// FIR_FILTER
module FIR_FILTER (clk, rst, data_valid, data, fir_valid, fir_d);
Size in the first run: about 16,000 cells after synthesis, about 530 flip-flops, about 36 I/O pins, ~150,000 µm² of cells after synthesis.
clock: 15.0 ns
lec_check: 0
abc_area: 1
cap_margin: 20
core_margin: 2
core_utilization: 40
place_density_lb_addon: 0.04
slew_margin: 20
tns_end_percent: 95
run.sh (not shown) runs the stock make flow with config.mk's settings and CLKGATE_MAP_FILE=.
==> next run, changes <==
- ABC_AREA: 1 -> default
- CORE_UTILIZATION: 40 -> 24
- PLACE_DENSITY_LB_ADDON: 0.04 -> default
- TNS_END_PERCENT: 95 -> default
- clock period: 15.0 -> 13.9 ns (I/O delays scaled with it)
Critical path depth climbs by 3; global-route usage drops by 14 points; die area climbs by 61%.
==> next run, changes <==
- CORE_UTILIZATION: 24 -> 72
- HOLD_SLACK_MARGIN: default -> -0.1
- MAX_ROUTING_LAYER: default -> met4
- PLACE_DENSITY: default -> 0.67
- SETUP_SLACK_MARGIN: default -> -0.82
- TNS_END_PERCENT: default -> 40
- clock period: 13.9 -> 10.9 ns (I/O delays scaled with it)
The new run died in 5_1_grt (GRT-0116).
Synthesized cell count does not change.
Die size goes down by about 70%.
Area after synthesis stays the same.
==> next run, changes <==
- CORE_UTILIZATION: 72 -> 40
- HOLD_SLACK_MARGIN: -0.1 -> default
- MAX_ROUTING_LAYER: met4 -> default
- PLACE_DENSITY: 0.67 -> default
- SETUP_SLACK_MARGIN: -0.82 -> default
- TNS_END_PERCENT: 40 -> default
- clock period: 10.9 -> 13.9 ns (I/O delays scaled with it)
Outcome: With this change the flow went through all stages and came out clean. Die size is higher by 79%. Synthesized cell count does not change. Synthesized area is unchanged.

* * *

Starting RTL as in the previous note.
Design FIR_FILTER, start of the top module:
module FIR_FILTER (clk, rst, data_valid, data, fir_valid, fir_d);
make LEC_CHECK=0 ABC_AREA=0 CAP_MARGIN=30 CELL_PAD_IN_SITES_DETAIL_PLACEMENT=1 CORE_ASPECT_RATIO=1.45 CORE_MARGIN=9 CORE_UTILIZATION=63 CTS_CLUSTER_DIAMETER=375 GPL_ROUTABILITY_DRIVEN=1 GPL_TIMING_DRIVEN=1 HOLD_SLACK_MARGIN=-0.04 MAX_ROUTING_LAYER=met4 PLACE_DENSITY_LB_ADDON=0.15 SETUP_SLACK_MARGIN=-1.48 SLEW_MARGIN=20 finish   # period 15.0 ns
The baseline died in global routing (5_1_grt) with GRT-0232.
Edit:
ABC_AREA = unset   (was 0)
CAP_MARGIN = 20   (was 30)
CELL_PAD_IN_SITES_DETAIL_PLACEMENT = unset   (was 1)
CORE_ASPECT_RATIO = unset   (was 1.45)
CORE_MARGIN = 2   (was 9)
CORE_UTILIZATION = 68   (was 63)
CTS_CLUSTER_DIAMETER = unset   (was 375)
GPL_ROUTABILITY_DRIVEN = unset   (was 1)
GPL_TIMING_DRIVEN = unset   (was 1)
HOLD_SLACK_MARGIN = unset   (was -0.04)
PLACE_DENSITY_LB_ADDON = unset   (was 0.15)
SETUP_SLACK_MARGIN = 1.76   (was -1.48)
clock period = 12.7 ns   (was 15.0 ns; I/O delays follow)
Result: The new run completed and failed the layout checks on negative setup slack. Synthesized cell count stays the same. Die size fell by 13%. Area after synthesis is unchanged.
Edit:
CORE_UTILIZATION = 72   (was 68)
MAX_ROUTING_LAYER = unset   (was met4)
PLACE_DENSITY = 0.67   (was unset)
SETUP_SLACK_MARGIN = unset   (was 1.76)
Effect:
- With this change the flow did not get past global routing (5_1_grt)
- area after synthesis does not change
- die area is lower by 5.5%
- synthesized cell count stays the same
Edit:
ABC_AREA = 1   (was unset)
PLACE_DENSITY = unset   (was 0.67)
clock period = 18.2 ns   (was 12.7 ns; I/O delays follow)
Outcome:
- The changed run produced a clean layout
- die size grows by 3.5%
- synthesized cell count rose by 15%
- synthesized area came out higher by about 3.6%

* * *

Starting RTL as in the previous note.
Settings: LEC_CHECK=0, ABC_AREA=1, CAP_MARGIN=20, CORE_MARGIN=2, CORE_UTILIZATION=72, CTS_CLUSTER_DIAMETER=91, MAX_ROUTING_LAYER=met4, PLACE_DENSITY_LB_ADDON=0.02, SETUP_SLACK_MARGIN=4.32, SLEW_MARGIN=20; clock period 14.7 ns.
The baseline finished with timing, DRC and antenna clean.
Next try:
Settings changed: ABC_AREA 1 to default, CTS_CLUSTER_DIAMETER 91 to default, HOLD_SLACK_MARGIN from default to -0.1, PLACE_DENSITY from default to 0.67, PLACE_DENSITY_LB_ADDON 0.02 to default, SETUP_SLACK_MARGIN 4.32 to -0.82.
Clock period 14.7 ns to 10.9 ns, I/O delays scaled along.
With this change the flow failed in 5_1_grt.
Synthesized cell count decreases by 13%.
Synthesized area decreases by 3.4%.
Die size decreases by 3.4%.
Next try:
Settings changed: ABC_AREA from default to 1, CTS_CLUSTER_DIAMETER from default to 242, HOLD_SLACK_MARGIN -0.1 to default, MAX_ROUTING_LAYER met4 to default, PLACE_DENSITY 0.67 to 0.65, SETUP_SLACK_MARGIN -0.82 to -0.43.
Clock period 10.9 ns to 13.6 ns, I/O delays scaled along.
Now the flow completed without violations.
Die area rises by 3.5%.
Synthesized cell count came out higher by about 15%.
Synthesized area rises by about 3.6%.
Next try:
Settings changed: ABC_AREA 1 to default, CTS_CLUSTER_DIAMETER 242 to default, HOLD_SLACK_MARGIN from default to 0.29, PLACE_DENSITY 0.65 to 0.67, SETUP_SLACK_MARGIN -0.43 to -0.82, SLEW_MARGIN 20 to 40.
Clock period 13.6 ns to 10.9 ns, I/O delays scaled along.
This time the run finished with negative setup slack left.
Setup slack loses 2.9 ns.
Area after synthesis shrinks by 3.4%.
Cell area grows by 8.1%.
Via count grows by 1.2%.
Die size shrinks by 3.4%.
Worst hold slack gains 0.033 ns.
Non-clock buffer count grows by 2033.
Cell count shrinks by 0.54%.
Maximum frequency shrinks by 1.6%.
Next try:
Settings changed: CORE_UTILIZATION 72 to 71, HOLD_SLACK_MARGIN 0.29 to default, PLACE_DENSITY 0.67 to 0.41, SETUP_SLACK_MARGIN -0.82 to default, SLEW_MARGIN 40 to 20.
Clock period 10.9 ns to 12.5 ns, I/O delays scaled along.
Outcome:
- The new run produced a layout that fails on negative setup slack
- global-route usage barely changes
- non-clock buffer count falls by 768
- via count fell by 1.4%
- synthesized cell count does not change
